Setup of raven:
==> flow/design.v <==
module PE (
    input              clk,
    input              CIM_en,
    input              STDW,  
    input              STDR,  
    input        [5:0] STD_A,  
    input        [3:0] weight_in,  
    input      [255:0] act_in,  
    output reg   [3:0] weight_out,  
    output reg  [13:0] PSUM  
);
reg  [255:0] weight;  
integer i;
always @(posedge clk) begin
    for (i = 0; i < 64; i = i+1) begin
        if (STDW && STD_A == i) begin  
            weight[4*i+3 -: 4] <= weight_in;
        end
    end
end
always@(*) begin
    weight_out = 4'b0;
    PSUM = 14'b0;
    if (STDW) begin  
    end
    else if (STDR) begin  
        weight_out = weight[4*STD_A+3 -: 4];
    end
    else begin  
        if (CIM_en) begin
            for (i = 0; i < 64; i = i+1) begin
                PSUM = PSUM + weight[4*i+3 -: 4] * act_in[4*i+3 -: 4];  
            end
        end
    end
end
endmodule
export LEC_CHECK = 0
export ABC_AREA = 1
export CAP_MARGIN = 40
export CELL_PAD_IN_SITES_GLOBAL_PLACEMENT = 2
export CORE_ASPECT_RATIO = 1.8
export CORE_MARGIN = 2
export CORE_UTILIZATION = 33
export CTS_CLUSTER_DIAMETER = 303
export GPL_TIMING_DRIVEN = 0
export HOLD_SLACK_MARGIN = 0.07
export MIN_ROUTING_LAYER = met2
export SLEW_MARGIN = 5
export TNS_END_PERCENT = 5
create_clock -name core_clock -period 23.1 [get_ports {clk}]
run.sh (not shown) runs the stock make flow with config.mk's settings and CLKGATE_MAP_FILE=.
raven: no failed stages, no open violations at the end
[inputs] juniper vs raven
# raven
export LEC_CHECK = 0
export ABC_AREA = 1
export CAP_MARGIN = 40
export CELL_PAD_IN_SITES_GLOBAL_PLACEMENT = 2
export CORE_ASPECT_RATIO = 1.8
export CORE_MARGIN = 2
export CORE_UTILIZATION = 33
export CTS_CLUSTER_DIAMETER = 303
export GPL_TIMING_DRIVEN = 0
export HOLD_SLACK_MARGIN = 0.07
export MIN_ROUTING_LAYER = met2
export SLEW_MARGIN = 5
export TNS_END_PERCENT = 5
create_clock -name core_clock -period 23.1 [get_ports {clk}]
# juniper
export LEC_CHECK = 0
export CAP_MARGIN = 20
export CORE_MARGIN = 2
export CORE_UTILIZATION = 40
export SLEW_MARGIN = 20
create_clock -name core_clock -period 20.0 [get_ports {clk}]
==> comparison <==
raven: done, clean on timing, DRC and antenna
juniper ended with every stage complete and zero timing, DRC or antenna violations.
Side by side, mapped cell area turned out lower in juniper than in raven.
A critical path launch point of act_in[36] is what juniper shows, while act_in[252] belongs to raven.
Number of buffers and inverters on the critical path was lower in juniper than in raven.
On juniper: final critical-path setup slack is 1.63 ns lower than what raven gave.
Changes in yarrow relative to juniper:
# juniper
export LEC_CHECK = 0
export CAP_MARGIN = 20
export CORE_MARGIN = 2
export CORE_UTILIZATION = 40
export SLEW_MARGIN = 20
create_clock -name core_clock -period 20.0 [get_ports {clk}]
# yarrow
export LEC_CHECK = 0
export CAP_MARGIN = 20
export CORE_ASPECT_RATIO = 0.5
export CORE_MARGIN = 2
export CORE_UTILIZATION = 40
export CTS_CLUSTER_DIAMETER = 100
export CTS_CLUSTER_SIZE = 15
export PLACE_DENSITY_LB_ADDON = 0.09
export SLEW_MARGIN = 20
export TNS_END_PERCENT = 15
create_clock -name core_clock -period 20.0 [get_ports {clk}]
Post-detailed-placement half-perimeter wirelength sits higher in yarrow than in juniper.
Relative to juniper, the wire length of the first global-routing pass of yarrow is higher by 3.2%.
The sequential share of cell area of juniper and that of yarrow are within noise of each other.
What onyx does differently from yarrow at the input level:
# yarrow
export LEC_CHECK = 0
export CAP_MARGIN = 20
export CORE_ASPECT_RATIO = 0.5
export CORE_MARGIN = 2
export CORE_UTILIZATION = 40
export CTS_CLUSTER_DIAMETER = 100
export CTS_CLUSTER_SIZE = 15
export PLACE_DENSITY_LB_ADDON = 0.09
export SLEW_MARGIN = 20
export TNS_END_PERCENT = 15
create_clock -name core_clock -period 20.0 [get_ports {clk}]
# onyx
export LEC_CHECK = 0
export CAP_MARGIN = 20
export CORE_MARGIN = 2
export CORE_UTILIZATION = 40
export CTS_CLUSTER_DIAMETER = 100
export CTS_CLUSTER_SIZE = 15
export PLACE_DENSITY_LB_ADDON = 0.09
export SLEW_MARGIN = 20
export TNS_END_PERCENT = 15
create_clock -name core_clock -period 20.0 [get_ports {clk}]
Notes after the runs:
- Iteration-0 DRC count of the detailed router: onyx vs yarrow down 10%
- yarrow -> onyx: multi-input logic portion of the cell area flat
- Run comparison: yarrow launch point of the worst path act_in[53]; onyx launch point of the worst path act_in[183]
- Core utilization of yarrow is on par with onyx.
- Re clock buffer count: onyx and yarrow aren't equal, and the higher value belongs to onyx.

---

## run A
// PE: RTL as listed in full above, without the edits since
Settings: LEC_CHECK=0, CAP_MARGIN=20, CELL_PAD_IN_SITES_GLOBAL_PLACEMENT=1, CORE_ASPECT_RATIO=1.57, CORE_MARGIN=2, CORE_UTILIZATION=61, GPL_ROUTABILITY_DRIVEN=1, MAX_ROUTING_LAYER=met4, PLACE_DENSITY=0.64, SETUP_SLACK_MARGIN=1.53, SLEW_MARGIN=20; clock period 13.5 ns.
Run A: flow complete, layout not clean; failing: negative setup slack
### run A -> run B
==> flow/config.mk <==
export PLATFORM = sky130hd
export DESIGN_NAME = PE
export DESIGN_NICKNAME = PE
export VERILOG_FILES = /design/flow/design.v
export SDC_FILE = /design/flow/constraint.sdc
export NUM_CORES = 4
export LEC_CHECK = 0
export CAP_MARGIN = 20
export CORE_MARGIN = 2
export CORE_UTILIZATION = 25
export SLEW_MARGIN = 20
==> flow/constraint.sdc <==
create_clock -name core_clock -period 27.0 [get_ports {clk}]
set_input_delay 5.4000 -clock core_clock [delete_from_list [all_inputs] [get_ports {clk}]]
set_output_delay 5.4000 -clock core_clock [all_outputs]
set_load 0.01 [all_outputs]
- Run B reached the end of the flow, and the finished layout is clean on the timing, DRC and antenna checks.
- [compare] base=run A new=run B: footprint of the multi-input gates lost 670 um^2; global-route wire length before repair picked up an extra 8.7%; design area picked up an extra 310 um^2; layout-stage area growth over the synthesis result picked up an extra 0.65 points.
- Run A -> run B: max-slew violation count delta 0, exact match
- Re number of vias after detailed routing: run A was higher than run B.
#### Input delta (run C over run B)
-- flow/config.mk --
<<< run B, line 10
export CORE_UTILIZATION = 25
>>> run C, line 10
export CORE_UTILIZATION = 61
==> flow/constraint.sdc <==
create_clock -name core_clock -period 13.8 [get_ports {clk}]
set_input_delay 2.7600 -clock core_clock [delete_from_list [all_inputs] [get_ports {clk}]]
set_output_delay 2.7600 -clock core_clock [all_outputs]
set_load 0.01 [all_outputs]
## What came out
- Run C ran in full, but the layout does not pass; the checks complain about negative setup slack.
- Diff run B..run C | number of max-cap violations | unchanged
- Diff run B -> run C: total number of nets in the final design increased by 227 relative to the old numbers, design area closely matched the old numbers, number of antenna cells inserted decreased by 23 relative to the old numbers.
--- input diff run C..run D ---
-- flow/config.mk --
<<< run C, line 10
export CORE_UTILIZATION = 61
export SLEW_MARGIN = 20
>>> run D, line 10
export CORE_UTILIZATION = 40
export PLACE_DENSITY_LB_ADDON = 0.21
export SLEW_MARGIN = 15
==> flow/constraint.sdc <==
create_clock -name core_clock -period 20.0 [get_ports {clk}]
set_input_delay 4.0000 -clock core_clock [delete_from_list [all_inputs] [get_ports {clk}]]
set_output_delay 4.0000 -clock core_clock [all_outputs]
set_load 0.01 [all_outputs]
- Endpoint of the worst setup timing path: PSUM[11] -> run D, PSUM[13] -> run C
- Of run D and run C, the lower final area belongs to run D.
- Of run D and run C, only run D finishes the flow clean.
- | run C | all stages done | FAIL | negative setup slack |
- From run C to run D the numbers moved as follows: non-clock buffer count now smaller, clock-cell share of area comparable, worst setup slack now larger, first-iteration DRC count now smaller.
- On die size, the higher figure sits with run D, not run C.
- Run D reports its startpoint of the worst setup timing path as act_in[123] while run C reports act_in[40].
Edits applied to the flow inputs when going from run D to run E:
-- flow/config.mk --
<<< run D, line 9
>>> run E, line 9
export CORE_ASPECT_RATIO = 1.42
<<< run D, line 10
export CORE_UTILIZATION = 40
export PLACE_DENSITY_LB_ADDON = 0.21
export SLEW_MARGIN = 15
>>> run E, line 11
export CORE_UTILIZATION = 57
export CTS_CLUSTER_DIAMETER = 100
export CTS_CLUSTER_SIZE = 15
export PLACE_DENSITY = 0.41
export SLEW_MARGIN = 20
export TNS_END_PERCENT = 15
- Going from run D to run E, final worst-path setup slack now larger; core footprint now smaller; sequential share of layout area now larger.
- Reported for run D and run E, post-synthesis cell count from yosys turned out identical to the last digit.

---

red:
// PE: RTL as listed in full above, without the edits since
clock: 32.0 ns
lec_check: 0
abc_area: 0
cap_margin: 20
cell_pad_in_sites_detail_placement: 1
cell_pad_in_sites_global_placement: 1
core_aspect_ratio: 1.57
core_margin: 9
core_utilization: 16
cts_cluster_diameter: 285
gpl_routability_driven: 1
gpl_timing_driven: 1
max_routing_layer: met5
min_routing_layer: met2
place_density_lb_addon: 0.25
slew_margin: 0
tns_end_percent: 15
red: all stages complete, timing, DRC and antenna checks passed
Input changes introduced in blue (baseline for comparison: red):
- CELL_PAD_IN_SITES_DETAIL_PLACEMENT: 1 -> unset
- PLACE_DENSITY_LB_ADDON: 0.25 -> unset
- MIN_ROUTING_LAYER: met2 -> unset
- CTS_CLUSTER_DIAMETER: 285 -> unset
- CORE_UTILIZATION: 16 -> 64
- GPL_TIMING_DRIVEN: 1 -> unset
- MAX_ROUTING_LAYER: met5 -> met4
- TNS_END_PERCENT: 15 -> unset
- CORE_MARGIN: 9 -> 3
- SLEW_MARGIN: 0 -> 10
- ABC_AREA: 0 -> unset
- the clock period (ns, I/O delays scaled along): 32.0 -> 13.2
Results
- Layout checks on blue: not met. Flow itself completed; violations: setup timing.
- red leaves more setup margin than blue.
- The count of plain and timing-repair buffers in the layout in blue sits 217 above the value recorded for red.
- Post-CTS setup repair buffer count, blue and red: smaller value in red
- blue ends up with a number of placed instances, taps included that is 2734 lower than in red.
- blue against red: number of global-route vias before repair moved down; critical path data arrival time fell 5.47 ns; clock-pin slew on the worst setup and hold paths shows no meaningful change.
- met3 track demand over resource in global routing sits lower in blue than in red.
- Relative to red, final cell count has decreased by 33% in blue.
What green does differently from blue at the input level:
- CORE_ASPECT_RATIO no longer set, was 1.57
- CORE_MARGIN now 2, was 3
- CELL_PAD_IN_SITES_GLOBAL_PLACEMENT no longer set, was 1
- MAX_ROUTING_LAYER no longer set, was met4
- SLEW_MARGIN now 20, was 10
- CORE_UTILIZATION now 40, was 64
- GPL_ROUTABILITY_DRIVEN no longer set, was 1
- the clock period (ns, I/O delays scaled along) now 18.6, was 13.2
Notes after the runs:
- | blue | all stages done | FAIL | setup timing |
- green: done, clean on timing, DRC and antenna
- Compared with blue, green ends up with a smaller final cell area.
- Between green and blue, share of the clock period used by the worst path after layout is higher for blue, green comes in under that.
- green vs blue: clock buffer count up
- Measured against each other, green and blue differ in number of signal-net buffers in the layout, the lower figure coming from green.
Relative to green, the following input files were edited for orange:
- ABC_AREA: unset -> 1
- CORE_UTILIZATION: 40 -> 72
- CTS_CLUSTER_SIZE: unset -> 96
- the clock period (ns, I/O delays scaled along): 18.6 -> 7.17
Notes after the runs:
orange against green: count of clock-buffer cells in the layout went down, flop share of the area fell 1.4 points, final-stage net count rose about 30%, number of antenna violations at the first check in global routing shrank by 13, final area went up about 10%. No crash in orange: every stage finished, but the layout fails its final checks due to setup timing. green went all the way through synthesis, placement and routing and the layout is clean on timing, DRC and antenna. On orange: chip area line of the yosys report is 0.0015 mm² higher than what green gave. Comparing orange and green, the lower endpoint required time on the critical path is on orange.
Here is what was changed in the inputs of purple compared with orange.
- CTS_CLUSTER_DIAMETER newly set to 88
- ABC_AREA removed (was 1)
- CTS_CLUSTER_SIZE changed from 96 to 17
- the clock period (ns, I/O delays scaled along) changed from 7.17 to 10.8
==> results <==
- Of orange and purple, not a single run came through the flow clean.
- orange completed end to end; final checks failed (setup timing).
- Delta (purple minus orange): number of buffer and inverter instances along the worst setup path moved down; non-clock buffer count moved down; final weighted congestion in routability-driven placement higher; data arrival at the endpoint of the critical path up 1.32 ns.

---

Starts from the design.v that is shown in full above.
clock: 31.1 ns
lec_check: 0
abc_area: 1
cap_margin: 20
cell_pad_in_sites_detail_placement: 2
cell_pad_in_sites_global_placement: 1
core_aspect_ratio: 1.57
core_margin: 2
core_utilization: 16
cts_cluster_diameter: 285
gpl_routability_driven: 1
max_routing_layer: met4
min_routing_layer: met2
place_density_lb_addon: 0.25
slew_margin: 0
tns_end_percent: 45
==> next run, changes <==
CELL_PAD_IN_SITES_GLOBAL_PLACEMENT = 0   (was 1)
GPL_TIMING_DRIVEN = 1   (was unset)
MAX_ROUTING_LAYER = met5   (was met4)
TNS_END_PERCENT = 15   (was 45)
clock period = 32.0 ns   (was 31.1 ns; I/O delays follow)
After rerunning:
- setup slack is better by 890 ps
- flip-flop count stays the same
- design area is about the same
- final cell count hardly moves
- clock-buffer cell count decreases by 6
- global-route usage came out lower by 1.7 points
- via count increases by about 2%
- wire length came out lower by about 1.5%
- utilization is about the same
==> next run, changes <==
ABC_AREA = unset   (was 1)
CELL_PAD_IN_SITES_DETAIL_PLACEMENT = unset   (was 2)
CELL_PAD_IN_SITES_GLOBAL_PLACEMENT = unset   (was 0)
CORE_ASPECT_RATIO = unset   (was 1.57)
CORE_UTILIZATION = 45   (was 16)
CTS_CLUSTER_DIAMETER = unset   (was 285)
GPL_ROUTABILITY_DRIVEN = unset   (was 1)
GPL_TIMING_DRIVEN = unset   (was 1)
MAX_ROUTING_LAYER = unset   (was met5)
MIN_ROUTING_LAYER = unset   (was met2)
PLACE_DENSITY_LB_ADDON = unset   (was 0.25)
SLEW_MARGIN = 20   (was 0)
TNS_END_PERCENT = unset   (was 15)
clock period = 11.7 ns   (was 32.0 ns; I/O delays follow)
The changed run finished with negative setup slack left.
Final area shrinks slightly.
Critical path depth shrinks by 2.
Wire length shrinks by well over a third.
Via count shrinks by a quarter to a third.
Utilization grows by 36 points.
Sequential cell count stays the same.

---

## 11-18
Starts from the design.v that is shown in full above.
clock: 16.5 ns
lec_check: 0
cap_margin: 20
cell_pad_in_sites_global_placement: 0
core_aspect_ratio: 1.57
core_margin: 2
core_utilization: 65
gpl_routability_driven: 1
max_routing_layer: met4
place_density_lb_addon: 0.21
setup_slack_margin: -2.0
slew_margin: 0
What the final checks of 11-18 revealed, after a flow that finished every stage, was a layout that fails on negative setup slack.
Changes in 08-21 relative to 11-18:
Settings: PLACE_DENSITY_LB_ADDON no longer set, was 0.21; GPL_ROUTABILITY_DRIVEN no longer set, was 1; SLEW_MARGIN now 20, was 0; CORE_UTILIZATION now 72, was 65; CELL_PAD_IN_SITES_GLOBAL_PLACEMENT no longer set, was 0; CORE_ASPECT_RATIO no longer set, was 1.57; SETUP_SLACK_MARGIN no longer set, was -2.0; the clock period (ns, I/O delays scaled along) now 12.2, was 16.5.
Findings:
Finished, but not clean: 08-21, with negative setup slack.
In the flow results for 08-21 and 11-18, the relative area of non-clock buffer cells in the final design is larger on 08-21.
[08-21 vs 11-18] depth of the critical timing path with buffers and inverters included: lower in 08-21
